== run A ==
==> flow/design.v (excerpt) <==
module b58_cliky
	(
		CLOCK_50,						 
    KEY,
    SW,
    HEX0, HEX1, HEX2, HEX3, HEX4, HEX5, HEX6, HEX7,
		PLOT_X,
		PLOT_Y,
		PLOT_COLOUR,
		PLOT_EN
	);
Size in the first run: ~2,600 cells after synthesis, about 91 I/O pins, roughly 19,000 um2 of cells after synthesis.
==> flow/config.mk <==
export PLATFORM = sky130hd
export DESIGN_NAME = b58_cliky
export DESIGN_NICKNAME = b58_cliky
export VERILOG_FILES = /design/flow/design.v
export SDC_FILE = /design/flow/constraint.sdc
export NUM_CORES = 4
export LEC_CHECK = 0
export CAP_MARGIN = 20
export CELL_PAD_IN_SITES_GLOBAL_PLACEMENT = 0
export CORE_MARGIN = 2
export CORE_UTILIZATION = 58
export GPL_TIMING_DRIVEN = 1
export SLEW_MARGIN = 20
==> flow/constraint.sdc <==
create_clock -name core_clock -period 8.98 [get_ports {CLOCK_50}]
set_input_delay 1.7960 -clock core_clock [delete_from_list [all_inputs] [get_ports {CLOCK_50}]]
set_output_delay 1.7960 -clock core_clock [all_outputs]
set_load 0.01 [all_outputs]
run.sh (not shown) runs the stock make flow with config.mk's settings and CLKGATE_MAP_FILE=.
Run A -> stages 100% | layout checks FAIL | negative setup slack
Input-level comparison between run B and run A:
Settings: setting SETUP_SLACK_MARGIN to 2.03 for the first time; setting PLACE_DENSITY to 0.91 for the first time; setting CTS_CLUSTER_DIAMETER to 28 for the first time; changing CORE_UTILIZATION from 58 to 72; changing the clock period (ns, I/O delays scaled along) from 8.98 to 7.84.
### Flow results
- Run B: it failed during global routing (5_1_grt), and the tool reported GRT-0116.
- Compared with run A, in run B sequential fraction of the synthesis area held, placed wire-length estimate after detailed placement went up 1500 um, initial standard-cell utilization of the core went up 14 points.
- There was hardly any difference in yosys cell count between run A and run B.
- Measured against run A, the chip width of run B comes out at 0.900 times the reference value.
- Diff run A..run B | chip area estimate from yosys synthesis | unchanged
- Measured against run A, the die size of run B comes out at 0.810 times the reference value.
- Total cell area at the placement stage in run B is about 1.7% below run A.
What run C does differently from run B at the input level:
Settings: setting ABC_AREA to 1 for the first time; changing CORE_UTILIZATION from 72 to 65; changing CTS_CLUSTER_DIAMETER from 28 to 57; removing PLACE_DENSITY (formerly 0.91); removing SETUP_SLACK_MARGIN (formerly 2.03); changing the clock period (ns, I/O delays scaled along) from 7.84 to 10.3.
Findings:
Run C: all stages done; final checks FAILED (negative setup slack).
Compared with run B, in run C die extent in x grew by 7.1 um, post-synthesis async set-or-reset flop share neither gained nor lost much.
Run C ends up with higher cell count after placement than run B does.
[compare] base=run B new=run C: post-synthesis mux area share saw a decrease; chip area in the Yosys report moved down; total number of H-tree levels shows a reduction of 1.
Die area was lower in run B than in run C.
Core utilization at floorplan in run C is 7.5 points lower than in run B
Taking run B as the reference point, the area after synthesis of run C falls by about 1.7%.
Input-level comparison between run D and run C:
Settings: clearing CELL_PAD_IN_SITES_GLOBAL_PLACEMENT, which used to be 0; clearing GPL_TIMING_DRIVEN, which used to be 1; clearing ABC_AREA, which used to be 1; swapping 65 for 59 in CORE_UTILIZATION; clearing CTS_CLUSTER_DIAMETER, which used to be 57; swapping 10.3 for 8.44 in the clock period (ns, I/O delays scaled along).
- In run D the implementation ran to completion but is not tape-out ready, as the final checks report negative setup slack.
- Run comparison: run C dominant kind of combinational cell simple AND/OR/NAND/NOR gates; run D dominant kind of combinational cell AND-OR/OR-AND gates
- Per the comparison of run D with run C, area after synthesis went up 1.7%; share of the core filled with cells went down 6.7 points.
- In run D relative to run C, power dissipated by switching net loads had gone up by more than 10%.
- Changes observed in run D relative to run C: relative contribution of combinational cells to total power went down; area share of buffers outside the clock network higher.
- Re register-to-register slack: run C was higher than run D.

---

build 59:
Starting RTL as in the previous note.
clock: 16.0 ns
lec_check: 0
cap_margin: 25
core_aspect_ratio: 1.52
core_margin: 5
core_utilization: 40
hold_slack_margin: 0.14
place_density: 0.6
slew_margin: 15
Build 59: no failed stages, no open violations at the end
[inputs] build 1 vs build 59
==> flow/config.mk <==
export PLATFORM = sky130hd
export DESIGN_NAME = b58_cliky
export DESIGN_NICKNAME = b58_cliky
export VERILOG_FILES = /design/flow/design.v
export SDC_FILE = /design/flow/constraint.sdc
export NUM_CORES = 4
export LEC_CHECK = 0
export ABC_AREA = 1
export CAP_MARGIN = 20
export CORE_MARGIN = 2
export CORE_UTILIZATION = 63
export CTS_CLUSTER_SIZE = 93
export PLACE_DENSITY = 0.6
export SLEW_MARGIN = 20
==> flow/constraint.sdc <==
create_clock -name core_clock -period 8.44 [get_ports {CLOCK_50}]
set_input_delay 1.6880 -clock core_clock [delete_from_list [all_inputs] [get_ports {CLOCK_50}]]
set_output_delay 1.6880 -clock core_clock [all_outputs]
set_load 0.01 [all_outputs]
[summary]
Build 1 had finished all stages when the layout checks came back failing, citing setup timing. Going from build 59 to build 1, highest achievable clock rate has increased; routed wirelength normalized by instance count has decreased; met1 wire length has increased.
> inputs changed (build 1 -> build 24)
diff --git a/flow/config.mk b/flow/config.mk
--- a/flow/config.mk
+++ b/flow/config.mk
@@ -7,8 +7,7 @@
 export LEC_CHECK = 0
-export ABC_AREA = 1
 export CAP_MARGIN = 20
 export CORE_MARGIN = 2
-export CORE_UTILIZATION = 63
-export CTS_CLUSTER_SIZE = 93
-export PLACE_DENSITY = 0.6
+export CORE_UTILIZATION = 69
+export CTS_CLUSTER_DIAMETER = 54
+export SETUP_SLACK_MARGIN = 1.21
 export SLEW_MARGIN = 20
==> flow/constraint.sdc <==
create_clock -name core_clock -period 11.3 [get_ports {CLOCK_50}]
set_input_delay 2.2600 -clock core_clock [delete_from_list [all_inputs] [get_ports {CLOCK_50}]]
set_output_delay 2.2600 -clock core_clock [all_outputs]
set_load 0.01 [all_outputs]
[summary]
Every stage of build 24 finished as expected; the final checks, on the other hand, flagged setup timing, which means the layout fails.
Build 24 vs. build 1: total via count after detailed routing went up by 379, number of gates given a new drive strength after cts went up by about 6%, maximum frequency went down by about 9%, logic share of the area went up by 7.7 points, total number of multi-input combinational cells went down by 8.3%.
Worst setup slack in build 24 vs build 1: up 1.73 ns
Adder-cell area share of the yosys netlist, build 1 and build 24: higher on build 24
The slack of the worst reg-to-reg path of build 24 is higher than that of build 1.
Cell-internal power in build 24 is about 25% below build 1.
When the final numbers for build 1 and build 24 were put side by side, the non-clock buffer count turned out to be greater in build 1.
Modified inputs, build 52 compared to build 24
diff --git a/flow/config.mk b/flow/config.mk
--- a/flow/config.mk
+++ b/flow/config.mk
@@ -9,5 +9,4 @@
 export CORE_MARGIN = 2
-export CORE_UTILIZATION = 69
-export CTS_CLUSTER_DIAMETER = 54
-export SETUP_SLACK_MARGIN = 1.21
+export CORE_UTILIZATION = 40
+export PLACE_DENSITY = 0.6
 export SLEW_MARGIN = 20
==> flow/constraint.sdc <==
create_clock -name core_clock -period 16.0 [get_ports {CLOCK_50}]
set_input_delay 3.2000 -clock core_clock [delete_from_list [all_inputs] [get_ports {CLOCK_50}]]
set_output_delay 3.2000 -clock core_clock [all_outputs]
set_load 0.01 [all_outputs]
[summary]
- Build 52: full flow OK, the timing, design-rule and antenna checks passed
- The flow completed for build 24, but it is not clean: the layout still shows setup timing.
- Going from build 24 to build 52, non-filler instance count after layout climbed 58, number of buffers added for setup after CTS dropped 72, final estimated routing congestion in global placement dropped about 3.4%, power density normalized to cell area dropped 19 nW/um2, highest attainable clock frequency dropped 18%.
- Build 52 against build 24: non-clock buffer count shows a reduction of 72%; design area shows a reduction of about 11%; measured slew at the worst slew-check pin shows a reduction of 0.25 ns; clock skew shows a reduction of 0.0092 ns; switching share of total power shows an increase of 0.84 points.
- A timing startpoint of the critical path of top.d0.score[13] is what build 24 shows, while top.d0.score[14] belongs to build 52.
Input changes introduced in build 25 (baseline for comparison: build 52):
diff --git a/flow/config.mk b/flow/config.mk
--- a/flow/config.mk
+++ b/flow/config.mk
@@ -9,4 +9,4 @@
 export CORE_MARGIN = 2
-export CORE_UTILIZATION = 40
-export PLACE_DENSITY = 0.6
+export CORE_UTILIZATION = 69
+export PLACE_DENSITY = 0.66
 export SLEW_MARGIN = 20
==> flow/constraint.sdc <==
create_clock -name core_clock -period 10.3 [get_ports {CLOCK_50}]
set_input_delay 2.0600 -clock core_clock [delete_from_list [all_inputs] [get_ports {CLOCK_50}]]
set_output_delay 2.0600 -clock core_clock [all_outputs]
set_load 0.01 [all_outputs]
Results
From the logs: build 25 reached the end of the flow and failed the layout checks with setup timing. Between build 52 and build 25, the clock buffer count from CTS is higher for build 52. In build 25 the sequential share of layout area turned out 2.7 points lower than in build 52. On build 25: cell area is 15% higher than what build 52 gave. As far as fraction of synthesis flops using an asynchronous set or reset pin goes, build 52 and build 25 are indistinguishable; the numbers are identical. Per the comparison of build 25 with build 52, core utilization saw an increase, routed wire length now larger. Fraction of cell area in non-clock buffers ends up lower on build 52. Number of rows in the core area (build 25 vs. build 52) decreases by more than 10%. Against build 52, build 25 reports a global-route total usage across every layer that is higher. Cell count of the worst reg-to-reg path: build 25 higher than build 52. When build 25 is measured against build 52, its layout clock buffer count turns out 19% lower.
Setup changes, build 25 to build 45
diff --git a/flow/config.mk b/flow/config.mk
--- a/flow/config.mk
+++ b/flow/config.mk
@@ -7,5 +7,5 @@
 export LEC_CHECK = 0
-export CAP_MARGIN = 20
+export CAP_MARGIN = 0
 export CORE_MARGIN = 2
-export CORE_UTILIZATION = 69
+export CORE_UTILIZATION = 72
 export PLACE_DENSITY = 0.66
==> comparison <==
- 5_1_grt: build 45 exited with error
- Delta(HPWL after detailed placement, build 45 - build 25) > 0
- Build 45 vs build 25: height of the die down by a few percent
- In the metrics for build 45 and build 25, the one carrying the higher routability congestion estimate is build 45.
- Per the comparison of build 45 with build 25, initial core utilization saw an increase, setup slack at placement saw a decrease, setup fix buffers added after clock tree synthesis saw a decrease, cell total after placement saw little to no change, area of the core saw a decrease.
- | row count | build 45 vs build 25 | 1.7% lower |
- Build 25 -> build 45: count of hold-fix buffers inserted at cts delta 0, exact match
- From build 45 to build 25, count of library flops with an enable pin did not move at all.
Power and IR drop assume default switching activity.
